## job 101
// CentralProcessingUnit
module CentralProcessingUnit (
  input clock,
  input reset,
  input handInterruptSignalIn,
  input [15:0] IF_memory_read,
  output [15:0] IF_address,
  input [15:0] MEM_memory_read,
  output [1:0] MEM_memory_control,
  output [15:0] MEM_memory_address,
  output [15:0] MEM_target_value,
  output [175:0] register_value
);
Size in the first run: ~4,800 cells after synthesis, ~550 flip-flops, roughly 260 I/O pins, about 36,000 sq um of cells after synthesis.
clock: 11.0 ns
lec_check: 0
abc_area: 1
cap_margin: 5
cell_pad_in_sites_detail_placement: 2
cell_pad_in_sites_global_placement: 1
core_aspect_ratio: 0.7
core_margin: 10
core_utilization: 58
cts_cluster_diameter: 372
cts_cluster_size: 61
gpl_routability_driven: 1
hold_slack_margin: -0.02
min_routing_layer: met1
place_density_lb_addon: 0.08
slew_margin: 15
tns_end_percent: 10
run.sh (not shown) runs the stock make flow with config.mk's settings and CLKGATE_MAP_FILE=.
Stage in which a tool error killed job 101: detailed placement.
> inputs changed (job 101 -> job 102)
Settings: a change of HOLD_SLACK_MARGIN from -0.02 to 0.2; a change of SLEW_MARGIN from 15 to 20; a change of CAP_MARGIN from 5 to 20; an added SETUP_SLACK_MARGIN of 3.02; a deleted PLACE_DENSITY_LB_ADDON that had been 0.08; a change of TNS_END_PERCENT from 10 to 15; a change of CTS_CLUSTER_DIAMETER from 372 to 90; a change of CORE_UTILIZATION from 58 to 40; a deleted ABC_AREA that had been 1; a deleted CELL_PAD_IN_SITES_GLOBAL_PLACEMENT that had been 1; an added PLACE_DENSITY of 0.6; a change of CORE_MARGIN from 10 to 2; a deleted CTS_CLUSTER_SIZE that had been 61; a deleted MIN_ROUTING_LAYER that had been met1; a change of CORE_ASPECT_RATIO from 0.7 to 0.76; a deleted CELL_PAD_IN_SITES_DETAIL_PLACEMENT that had been 2; a deleted GPL_ROUTABILITY_DRIVEN that had been 1.
Notes after the runs:
Job 102 completed; timing, DRC and antenna clean
Higher number of placement rows was reported by job 102, not job 101.
Comparing job 101 and job 102, the higher total core area was measured on job 102.
Going from job 101 to job 102, number of distinct standard cells referenced by the synthesized netlist rose by 33; XOR/XNOR share of the synthesized area rose by 1.4 points; number of standard cells reported by yosys fell by 1,316.
Between job 101 and job 102, netlist area before placement decreased.
Compare job 101 and job 102 | yosys-reported design area after synthesis lower: job 102
### job 102 -> job 103
Settings: a deleted CORE_ASPECT_RATIO that had been 0.76; a deleted SETUP_SLACK_MARGIN that had been 3.02; a deleted CTS_CLUSTER_DIAMETER that had been 90; a deleted TNS_END_PERCENT that had been 15; a deleted HOLD_SLACK_MARGIN that had been 0.2; a change of the clock period (ns, I/O delays scaled along) from 11.0 to 10.8.
### Flow results
Job 103 vs. job 102: clock-buffer cell count went up by 1.
| number of signal-net buffers in the layout | higher: job 102 |
The lower first-pass GRT wire length came out of job 103.
What job 104 does differently from job 103 at the input level:
Settings: swapping 40 for 13 in CORE_UTILIZATION; swapping 10.8 for 15.6 in the clock period (ns, I/O delays scaled along).
[summary]
Internal portion of total power came out lower on job 104 than on job 103.
Going from job 103 to job 104, the setup slack of the critical path after layout was found to have gone up by 0.97 ns.
Job 104 vs. job 103: die size went up by about 200%.
Job 104 vs job 103, detailed-route wire length per cell went down by 21%.
Summary of job 104 over job 103: count of plain and timing-repair buffers went down 33; share of cell area taken by flip-flops and latches went down 2.2 points.
Compared to job 103, the router laid down more metal wire for job 104.

Setup of run 1:
Starting RTL as in the previous note.
==> flow/design.v (excerpt) <==
module CentralProcessingUnit (
  input clock,
  input reset,
  input handInterruptSignalIn,
  input [15:0] IF_memory_read,
  output [15:0] IF_address,
  input [15:0] MEM_memory_read,
  output [1:0] MEM_memory_control,
  output [15:0] MEM_memory_address,
  output [15:0] MEM_target_value,
  output [175:0] register_value
);
wire [15:0] programCounter_0;   
wire [15:0] programCounter_1;   
wire [15:0] programCounter_2;   
wire [15:0] programCounter_3;   
wire [15:0] programCounter_4;   
wire [15:0] programCounter_5;   
wire [15:0] instruction_1_origin;
wire [15:0] instruction_1_selected;
wire [15:0] instruction_2;
wire [15:0] instruction_3;
wire [15:0] instruction_4;
wire [3:0] firstRegisterAddress;
wire [15:0] firstRegisterValueOrigin;
wire [15:0] firstRegisterValueMiddle;
wire [15:0] firstRegisterValueFinal;
wire [3:0] secondRegisterAddress;
wire [15:0] secondRegisterValueOrigin;
wire [15:0] secondRegisterValueMiddle;
wire [15:0] secondRegisterValueFinal;
wire [3:0] targetRegisterAddress_2;
wire [3:0] targetRegisterAddress_3;
wire [3:0] targetRegisterAddress_4;
wire [15:0] targetValue_3;
wire [15:0] targetValue_4;
wire t;
wire [2:0] jumpControl;
wire [1:0] memoryControl;
wire [15:0] dataMemoryAddress;
wire [15:0] dataFetched;
wire [3:0] interruptIndex;
wire interruptSignalDecoder;
wire interruptSignalHandler;
wire interruptSignalHardware;
wire interruptInstructionSignal;
wire [15:0] interruptInstruction;
ProgramCounterAdder pcAdder (
  clock,
  reset,
  programCounter_0,
  instruction_1_selected,
  firstRegisterValueFinal,
  t,
  interruptSignalHandler,
  interruptInstructionSignal,
  jumpControl,
  ...
clock: 11.2 ns
lec_check: 0
abc_area: 0
cap_margin: 20
core_aspect_ratio: 1.6
core_margin: 3
core_utilization: 45
cts_cluster_diameter: 133
gpl_timing_driven: 1
max_routing_layer: met4
place_density_lb_addon: 0.21
setup_slack_margin: -0.61
slew_margin: 15
tns_end_percent: 25
Relative to run 1, the following input files were edited for run 2:
Settings: ABC_AREA no longer set, was 0; CTS_CLUSTER_DIAMETER no longer set, was 133; CORE_UTILIZATION now 72, was 45; CORE_ASPECT_RATIO no longer set, was 1.6; MAX_ROUTING_LAYER no longer set, was met4; CORE_MARGIN now 2, was 3; CTS_CLUSTER_SIZE now 41, previously not set; PLACE_DENSITY_LB_ADDON now 0.22, was 0.21; SETUP_SLACK_MARGIN no longer set, was -0.61; GPL_TIMING_DRIVEN no longer set, was 1; TNS_END_PERCENT no longer set, was 25; SLEW_MARGIN now 20, was 15; the clock period (ns, I/O delays scaled along) now 9.73, was 11.2.
--- outcome ---
Complete run, failing final checks: run 2, reason setup timing. Taking run 1 as the reference point, the global-route usage of run 2 rises by 20 points. Total net switching power grows by more than 10% when moving from run 1 to run 2. Lower layout overhead on the synthesized area among run 2 and run 1: run 2.
> inputs changed (run 2 -> run 3)
Settings: an added PLACE_DENSITY of 0.6; a change of CORE_UTILIZATION from 72 to 40; a deleted CTS_CLUSTER_SIZE that had been 41; an added SETUP_SLACK_MARGIN of 3.02; an added CTS_CLUSTER_DIAMETER of 90; a deleted PLACE_DENSITY_LB_ADDON that had been 0.22; a change of the clock period (ns, I/O delays scaled along) from 9.73 to 11.0.
==> results <==
Comparing run 3 against run 2, there is no change at all in net count after synthesis. Between run 3 and run 2, it is run 3 whose signed area change from the synthesized netlist to the final layout is higher, by 28 points. For run 2, the timing endpoint of the critical path was programCounterForwarder_2.temp[1]$_DFF_NN0_, unlike run 3, where it was programCounterForwarder_2.temp[5]$_DFF_NN0_. Comparing run 3 against run 2, there is no change at all in fraction of the mapped netlist area in adder cells. The core of run 3 is less densely filled than that of run 2. Run 3 ends up with higher detailed route wirelength on metal2 than run 2 does. Cell count came out higher on run 3 than on run 2. Run 3 ended with every stage complete and zero timing, DRC or antenna violations. In the tables for run 2 and run 3, average detailed-routed wire length per instance reads lower with run 3. Smallest hold slack: run 3 lower than run 2.
[inputs] run 4 vs run 3
Settings: SETUP_SLACK_MARGIN no longer set, was 3.02; CTS_CLUSTER_SIZE now 42, previously not set; CAP_MARGIN now 0, was 20; CTS_CLUSTER_DIAMETER no longer set, was 90; CORE_UTILIZATION now 70, was 40; the clock period (ns, I/O delays scaled along) now 6.04, was 11.0.
--- outcome ---
- Run 4 did not make it past global routing (5_1_grt), where a tool error ended it.
- | total of cells resized after clock tree synthesis | higher: run 3 |
- When run 4 is measured against run 3, its placement-stage worst setup slack turns out 1660 ps lower.
- The lower die outline width came out of run 4.
- As far as async set-reset flop share out of synthesis is concerned, run 4 and run 3 perform about the same.
- Comparing run 4 and run 3, starting utilization of the core area is higher on run 4.
- Die: run 4 smaller than run 3

CentralProcessingUnit again, from the RTL that the note above started with.
## CentralProcessingUnit
module CentralProcessingUnit (
  input clock,
  input reset,
  input handInterruptSignalIn,
  input [15:0] IF_memory_read,
  output [15:0] IF_address,
  input [15:0] MEM_memory_read,
  output [1:0] MEM_memory_control,
  output [15:0] MEM_memory_address,
  output [15:0] MEM_target_value,
  output [175:0] register_value
);
wire [15:0] programCounter_0;   
wire [15:0] programCounter_1;   
wire [15:0] programCounter_2;   
wire [15:0] programCounter_3;   
wire [15:0] programCounter_4;   
wire [15:0] programCounter_5;   
wire [15:0] instruction_1_origin;
wire [15:0] instruction_1_selected;
wire [15:0] instruction_2;
wire [15:0] instruction_3;
wire [15:0] instruction_4;
wire [3:0] firstRegisterAddress;
wire [15:0] firstRegisterValueOrigin;
wire [15:0] firstRegisterValueMiddle;
wire [15:0] firstRegisterValueFinal;
wire [3:0] secondRegisterAddress;
wire [15:0] secondRegisterValueOrigin;
wire [15:0] secondRegisterValueMiddle;
wire [15:0] secondRegisterValueFinal;
wire [3:0] targetRegisterAddress_2;
wire [3:0] targetRegisterAddress_3;
wire [3:0] targetRegisterAddress_4;
wire [15:0] targetValue_3;
wire [15:0] targetValue_4;
wire t;
wire [2:0] jumpControl;
wire [1:0] memoryControl;
wire [15:0] dataMemoryAddress;
wire [15:0] dataFetched;
wire [3:0] interruptIndex;
wire interruptSignalDecoder;
wire interruptSignalHandler;
wire interruptSignalHardware;
wire interruptInstructionSignal;
wire [15:0] interruptInstruction;
  ...
make LEC_CHECK=0 ABC_AREA=1 CAP_MARGIN=5 CELL_PAD_IN_SITES_DETAIL_PLACEMENT=2 CELL_PAD_IN_SITES_GLOBAL_PLACEMENT=1 CORE_MARGIN=7 CORE_UTILIZATION=58 CTS_CLUSTER_SIZE=61 GPL_ROUTABILITY_DRIVEN=0 HOLD_SLACK_MARGIN=-0.02 MIN_ROUTING_LAYER=met2 PLACE_DENSITY=0.94 SLEW_MARGIN=20 TNS_END_PERCENT=25 finish   # period 11.0 ns
The first run ended with an error in detailed placement.
==> next run, changes <==
Settings changed: ABC_AREA 1 to not set, CELL_PAD_IN_SITES_DETAIL_PLACEMENT 2 to not set, CELL_PAD_IN_SITES_GLOBAL_PLACEMENT 1 to not set, CORE_MARGIN 7 to 2, CORE_UTILIZATION 58 to 70, CTS_CLUSTER_SIZE 61 to 42, GPL_ROUTABILITY_DRIVEN 0 to not set, HOLD_SLACK_MARGIN -0.02 to not set, MAX_ROUTING_LAYER set to met4, MIN_ROUTING_LAYER met2 to not set, PLACE_DENSITY 0.94 to 0.6, TNS_END_PERCENT 25 to not set.
Clock period 11.0 ns to 6.18 ns, I/O delays scaled along.
Effect:
- This time the run stopped in global routing on ODB-0269
- synthesized area drops by 6.5%
- die size drops by 28%
- synthesized cell count drops by 27%
==> next run, changes <==
Settings changed: CAP_MARGIN 5 to 20, CORE_UTILIZATION 70 to 68, CTS_CLUSTER_SIZE 42 to 80, HOLD_SLACK_MARGIN set to -0.09, PLACE_DENSITY 0.6 to not set.
Clock period 6.18 ns to 6.66 ns, I/O delays scaled along.
=> With this change the flow completed and failed the layout checks on negative setup slack. Synthesized area does not change. Synthesized cell count does not change. Die size came out higher by 2.9%.
==> next run, changes <==
Settings changed: CORE_UTILIZATION 68 to 32, CTS_CLUSTER_SIZE 80 to not set, HOLD_SLACK_MARGIN -0.09 to not set, MAX_ROUTING_LAYER met4 to not set, PLACE_DENSITY set to 0.6.
Clock period 6.66 ns to 10.8 ns, I/O delays scaled along.
Now the flow completed with no timing, DRC or antenna violations; cell count goes up by about 9%; clock-buffer cell count goes up by 10; worst hold slack gets worse by 0.016 ns; non-clock buffer count goes down by 325; via count goes down by 18%; core utilization goes down by 48 points; power goes down by about 43%; synthesized cell count stays the same; global-route usage goes down by 32 points; cell area goes down by about 6.5%.
No activity file was given, so power comes from the tool's default toggle rates.
